==> run C <==
Design project, start of the top module:
module project (input wrEnable, input [4:0] wrReg, input [4:0] rdReg1, input [4:0] rdReg2, input clk, input [3:0] opCode, input [4:0] shiftAmt, output signed [31:0] result, input selCh, input [31:0] selData);
make LEC_CHECK=0 CAP_MARGIN=20 CELL_PAD_IN_SITES_DETAIL_PLACEMENT=0 CELL_PAD_IN_SITES_GLOBAL_PLACEMENT=0 CORE_ASPECT_RATIO=0.99 CORE_MARGIN=2 CORE_UTILIZATION=72 CTS_CLUSTER_SIZE=40 HOLD_SLACK_MARGIN=0.28 MAX_ROUTING_LAYER=met4 MIN_ROUTING_LAYER=met1 PLACE_DENSITY=0.65 SETUP_SLACK_MARGIN=0.91 SLEW_MARGIN=0 TNS_END_PERCENT=35 finish   # period 3.12 ns
run.sh (not shown) runs the stock make flow with config.mk's settings and CLKGATE_MAP_FILE=.
==> run M (differences from run C) <==
- CELL_PAD_IN_SITES_DETAIL_PLACEMENT: 0 -> unset
- CELL_PAD_IN_SITES_GLOBAL_PLACEMENT: 0 -> unset
- CORE_ASPECT_RATIO: 0.99 -> unset
- CORE_UTILIZATION: 72 -> 40
- CTS_CLUSTER_SIZE: 40 -> unset
- HOLD_SLACK_MARGIN: 0.28 -> unset
- MAX_ROUTING_LAYER: met4 -> unset
- MIN_ROUTING_LAYER: met1 -> unset
- PLACE_DENSITY: 0.65 -> unset
- SETUP_SLACK_MARGIN: 0.91 -> unset
- SLEW_MARGIN: 0 -> 20
- TNS_END_PERCENT: 35 -> unset
==> flow/constraint.sdc (replaced) <==
create_clock -name core_clock -period 9.88 [get_ports {clk}]
set_input_delay 1.9760 -clock core_clock [delete_from_list [all_inputs] [get_ports {clk}]]
set_output_delay 1.9760 -clock core_clock [all_outputs]
set_load 0.01 [all_outputs]
==> run G (differences from run C) <==
- CELL_PAD_IN_SITES_GLOBAL_PLACEMENT: 0 -> 1
- CORE_ASPECT_RATIO: 0.99 -> 1.02
- CORE_UTILIZATION: 72 -> 65
- CTS_CLUSTER_SIZE: 40 -> 35
- MAX_ROUTING_LAYER: met4 -> met5
- PLACE_DENSITY: 0.65 -> 0.64
- SETUP_SLACK_MARGIN: 0.91 -> 0.65
- SLEW_MARGIN: 0 -> 20
==> flow/constraint.sdc (replaced) <==
create_clock -name core_clock -period 5.62 [get_ports {clk}]
set_input_delay 1.1240 -clock core_clock [delete_from_list [all_inputs] [get_ports {clk}]]
set_output_delay 1.1240 -clock core_clock [all_outputs]
set_load 0.01 [all_outputs]
==> run E (differences from run C) <==
- CELL_PAD_IN_SITES_DETAIL_PLACEMENT: 0 -> unset
- CELL_PAD_IN_SITES_GLOBAL_PLACEMENT: 0 -> unset
- CORE_ASPECT_RATIO: 0.99 -> unset
- CORE_UTILIZATION: 72 -> 60
- CTS_CLUSTER_SIZE: 40 -> unset
- HOLD_SLACK_MARGIN: 0.28 -> unset
- MAX_ROUTING_LAYER: met4 -> unset
- MIN_ROUTING_LAYER: met1 -> unset
- PLACE_DENSITY: 0.65 -> unset
- SETUP_SLACK_MARGIN: 0.91 -> unset
- SLEW_MARGIN: 0 -> 20
- TNS_END_PERCENT: 35 -> unset
==> flow/constraint.sdc (replaced) <==
create_clock -name core_clock -period 7.54 [get_ports {clk}]
set_input_delay 1.5080 -clock core_clock [delete_from_list [all_inputs] [get_ports {clk}]]
set_output_delay 1.5080 -clock core_clock [all_outputs]
set_load 0.01 [all_outputs]
==> results <==
metric                                                                       run E                       run G                   run C                       run M
Combinational Power Share                                                    0.254                       0.275                       -                       0.203
Core Density at Floorplan                                                   0.6060                      0.6541                  0.7253                      0.4043
Minimum setup slack in the final design                                  -101.6 ps                    -1562 ps                       -                   -70.74 ps
Total Power                                                               15.78 mW                    21.74 mW                       -                    11.11 mW
Registers                                                                     1024                        1024                       -                        1024
Outcome                                                 complete, but fails checks  complete, but fails checks  stopped before the end  complete, but fails checks
Stage where the flow stopped                                                     -                           -                 5_1_grt                           -
Violated checks                                               negative setup slack        negative setup slack                       -        negative setup slack
MaxCap Viol Count                                                                0                           0                       -                           0
Power Clock                                                                5.31 mW                     7.07 mW                       -                     3.92 mW
Worst slack at placement                                                  -1616 ps                    -1991 ps                -3770 ps                   -395.0 ps
Total setup violations reported at the end of the flow                           6                         537                       -                           1
Post-synthesis to final-layout area growth                                  26.53%                      34.44%                       -                      15.69%
Routed length per placed instance                                         39.68 um                    41.28 um                       -                    35.25 um
Clock tree cell share of total cell area                                   0.04765                     0.04303                       -                     0.05106
Tcrit/Tclk final                                                             1.013                       1.278                       -                       1.007
Setup Total Neg Slack                                                    -426.9 ps                  -200640 ps                       -                   -70.74 ps
Startpoint of the most critical hold path                               selData[0]                 selData[11]                       -    regFile1.regFile[30][11]
Leakage component of the power                                            26.00 nW                    28.39 nW                       -                    22.57 nW
Post-detailed-route via-to-cell ratio                                        7.701                       8.152                       -                       6.682
Power and IR drop assume default switching activity.
